== build 1 ==
==> flow/design.v (excerpt) <==
module main_sync(clk, rst, ld_we, ld_addr, ld_data, start, a_addr, b_addr, c_addr,
		count, ready, done, result, rd_addr, rd_data);
parameter N = 32;
input clk;
input rst;
input ld_we;
input [3:0] ld_addr;
input [N-1:0] ld_data;
input start;
input [3:0] a_addr;
input [3:0] b_addr;
input [3:0] c_addr;
input [3:0] count;
output ready;
output reg done;
output [N-1:0] result;
input [3:0] rd_addr;
output [N-1:0] rd_data;
localparam IDLE = 2'd0, FIRST = 2'd1, MUL = 2'd2, WB = 2'd3;
reg [1:0] state;
reg [3:0] cnt;
reg [3:0] dst;
reg [N-1:0] reg_C;
wire [N-1:0] reg_A;
wire [N-1:0] reg_B;
wire [N-1:0] product;
wire go = (state == IDLE) && start;
reg_sync register(.in_address_1(a_addr), .in_address_2(b_addr), .in_address_3(rd_addr),
		.out_data_1(reg_A), .out_data_2(reg_B), .out_data_3(rd_data),
		.write_address_1(ld_addr), .write_address_2(dst),
		.write_data_1(ld_data), .write_data_2(reg_C),
		.write_enable_1(ld_we && (state == IDLE) && !start), .write_enable_2(state == WB),
		.read_enable_1(go), .read_enable_2(go), .read_enable_3(1'b1),
		.rst(rst), .clk(clk));
multiplier mult(.Rm(reg_A), .Rs((state == FIRST) ? reg_B : reg_C), .result(product));
assign ready = (state == IDLE);
assign result = reg_C;
always @(posedge clk) begin
	if (rst) begin
		state <= IDLE;
		cnt <= 0;
		dst <= 0;
		reg_C <= 0;
		done <= 0;
	end else begin
		done <= 0;
		case (state)
		IDLE: if (start) begin
			cnt <= count;
			dst <= c_addr;
			state <= FIRST;
		end
		FIRST: begin
			if (cnt == 0) begin
				reg_C <= reg_B;
				state <= WB;
			end else begin
				reg_C <= product;
				cnt <= cnt - 1;
				state <= (cnt == 1) ? WB : MUL;
			end
		end
		MUL: begin
			reg_C <= product;
			cnt <= cnt - 1;
			if (cnt == 1) state <= WB;
		end
		WB: begin
			state <= IDLE;
			done <= 1;
		end
		endcase
	end
end
endmodule
Size: ~4,100 cells after synthesis, ~650 flip-flops, roughly 130 I/O pins, roughly 0.051 mm2 of cells after synthesis.
==> flow/config.mk <==
export PLATFORM = sky130hd
export DESIGN_NAME = main_sync
export DESIGN_NICKNAME = main_sync
export VERILOG_FILES = /design/flow/design.v
export SDC_FILE = /design/flow/constraint.sdc
export NUM_CORES = 4
export LEC_CHECK = 0
export CAP_MARGIN = 20
export CORE_MARGIN = 2
export CORE_UTILIZATION = 70
export CTS_CLUSTER_SIZE = 40
export SLEW_MARGIN = 20
==> flow/constraint.sdc <==
create_clock -name core_clock -period 7.22 [get_ports {clk}]
set_input_delay 1.4440 -clock core_clock [delete_from_list [all_inputs] [get_ports {clk}]]
set_output_delay 1.4440 -clock core_clock [all_outputs]
set_load 0.01 [all_outputs]
run.sh (not shown) runs the stock make flow with config.mk's settings and CLKGATE_MAP_FILE=.
The final report for build 1 shows a completed flow and a layout that fails verification, specifically setup timing.
The following lists how build 50 was set up differently from build 1:
diff --git a/flow/config.mk b/flow/config.mk
--- a/flow/config.mk
+++ b/flow/config.mk
@@ -10,2 +10 @@
-export CORE_UTILIZATION = 70
-export CTS_CLUSTER_SIZE = 40
+export CORE_UTILIZATION = 40
==> flow/constraint.sdc <==
create_clock -name core_clock -period 8.56 [get_ports {clk}]
set_input_delay 1.7120 -clock core_clock [delete_from_list [all_inputs] [get_ports {clk}]]
set_output_delay 1.7120 -clock core_clock [all_outputs]
set_load 0.01 [all_outputs]
==> comparison <==
Build 50 closes out successfully: all stages finished, all timing, DRC and antenna checks passed.
Taking build 1 as the reference, in build 50 met1 capacity usage during global routing dropped 24 points, wire length decreased about 4.4%, wire length of the first global-routing pass dropped about 5%, floorplan core density saw a decrease.
Per the comparison of build 50 with build 1, non-clock buffer share of cell area fell by 2.5 points, setup slack after placement rose by 0.99 ns, total power fell by 18%, share of the core filled with cells fell by 35 points.
The peak supply drop in build 50 sits about 35% below the value recorded for build 1.
Input-level comparison between build 55 and build 50:
diff --git a/flow/config.mk b/flow/config.mk
--- a/flow/config.mk
+++ b/flow/config.mk
@@ -10 +10,2 @@
-export CORE_UTILIZATION = 40
+export CORE_UTILIZATION = 61
+export SETUP_SLACK_MARGIN = 0.23
==> flow/constraint.sdc <==
create_clock -name core_clock -period 5.98 [get_ports {clk}]
set_input_delay 1.1960 -clock core_clock [delete_from_list [all_inputs] [get_ports {clk}]]
set_output_delay 1.1960 -clock core_clock [all_outputs]
set_load 0.01 [all_outputs]
Results
- Detailed-routing iteration count for the pre-antenna-repair pass: build 55 < build 50
- First-iteration DRC count: higher on build 55
- From build 55 to build 50, count of input and output buffers did not move at all.
- Re die outline area: build 55 and build 50 aren't equal, and the lower value belongs to build 55.
- [flow] build 55 | stages: complete | final checks: fail | reason: setup timing
- Of build 55 and build 50, it is build 55 that has the higher pin slew with the least headroom to its limit.
- Compared with build 50, build 55 shows number of inserted filler cells in the final layout lower by about 50%.
- The via count reported for build 55 is higher than the one for build 50.
- Build 50 → build 55: register-to-register slack now sits lower, clock-buffer cell count +about 9%.
### build 55 -> build 13
diff --git a/flow/config.mk b/flow/config.mk
--- a/flow/config.mk
+++ b/flow/config.mk
@@ -10,2 +10,4 @@
-export CORE_UTILIZATION = 61
-export SETUP_SLACK_MARGIN = 0.23
+export CORE_UTILIZATION = 72
+export CTS_CLUSTER_SIZE = 23
+export PLACE_DENSITY_LB_ADDON = 0.26
+export SETUP_SLACK_MARGIN = -0.38
==> flow/constraint.sdc <==
create_clock -name core_clock -period 4.91 [get_ports {clk}]
set_input_delay 0.9820 -clock core_clock [delete_from_list [all_inputs] [get_ports {clk}]]
set_output_delay 0.9820 -clock core_clock [all_outputs]
set_load 0.01 [all_outputs]
FAIL for each of build 55 and build 13. From the logs: build 55 reached the end of the flow and failed the layout checks with setup timing. [build 13] flow finished | final checks: failed | reasons: setup timing. Comparing build 55 and build 13, fraction of standard cell area in multi-input logic is lower on build 55. Per-cell via count in the routed design grows by more than 10% when moving from build 55 to build 13. Area enclosed by the die boundary: build 13 < build 55. Build 13 reports its highest routing layer actually used as met5 while build 55 reports met4. Any difference in upper clock frequency limit between build 55 and build 13 is small enough to ignore. Floorplan utilization, build 55 and build 13: smaller value in build 55. Clock latency at the later pin of the worst-skew pair was higher in build 13 than in build 55. The maximum fanout along the worst path of build 13 falls short of that of build 55 by 2.
Input changes introduced in build 35 (baseline for comparison: build 13):
diff --git a/flow/config.mk b/flow/config.mk
--- a/flow/config.mk
+++ b/flow/config.mk
@@ -10,4 +10 @@
-export CORE_UTILIZATION = 72
-export CTS_CLUSTER_SIZE = 23
-export PLACE_DENSITY_LB_ADDON = 0.26
-export SETUP_SLACK_MARGIN = -0.38
+export CORE_UTILIZATION = 27
==> flow/constraint.sdc <==
create_clock -name core_clock -period 12.8 [get_ports {clk}]
set_input_delay 2.5600 -clock core_clock [delete_from_list [all_inputs] [get_ports {clk}]]
set_output_delay 2.5600 -clock core_clock [all_outputs]
set_load 0.01 [all_outputs]
### Flow results
Build 35 reached the final stage; the timing, design-rule and antenna checks on its layout passed.
Build 35 — post-cts gate resize count 74 lower, build 13 as reference
Build 13 → build 35: placeable core region went up about 170%, total die size went up about 160%, total number of vias went down 15%, multi-input logic portion of the cell area held.
Compared with build 13, build 35 shows leakage power of the design that has gone down by a few percent.
Going from build 13 to build 35, power went down about 60%; final-layout worst hold slack went down 0.0065 ns.
Global-route usage ended up 34 points lower on build 35 than on build 13.
Build 35 reports its slowest stage cell on the critical path as sky130_fd_sc_hd__mux2_2 while build 13 reports sky130_fd_sc_hd__fa_1.
Build 35 and build 13 ended up with roughly the same footprint of the flip-flops and latches.
Power and IR drop assume default switching activity.
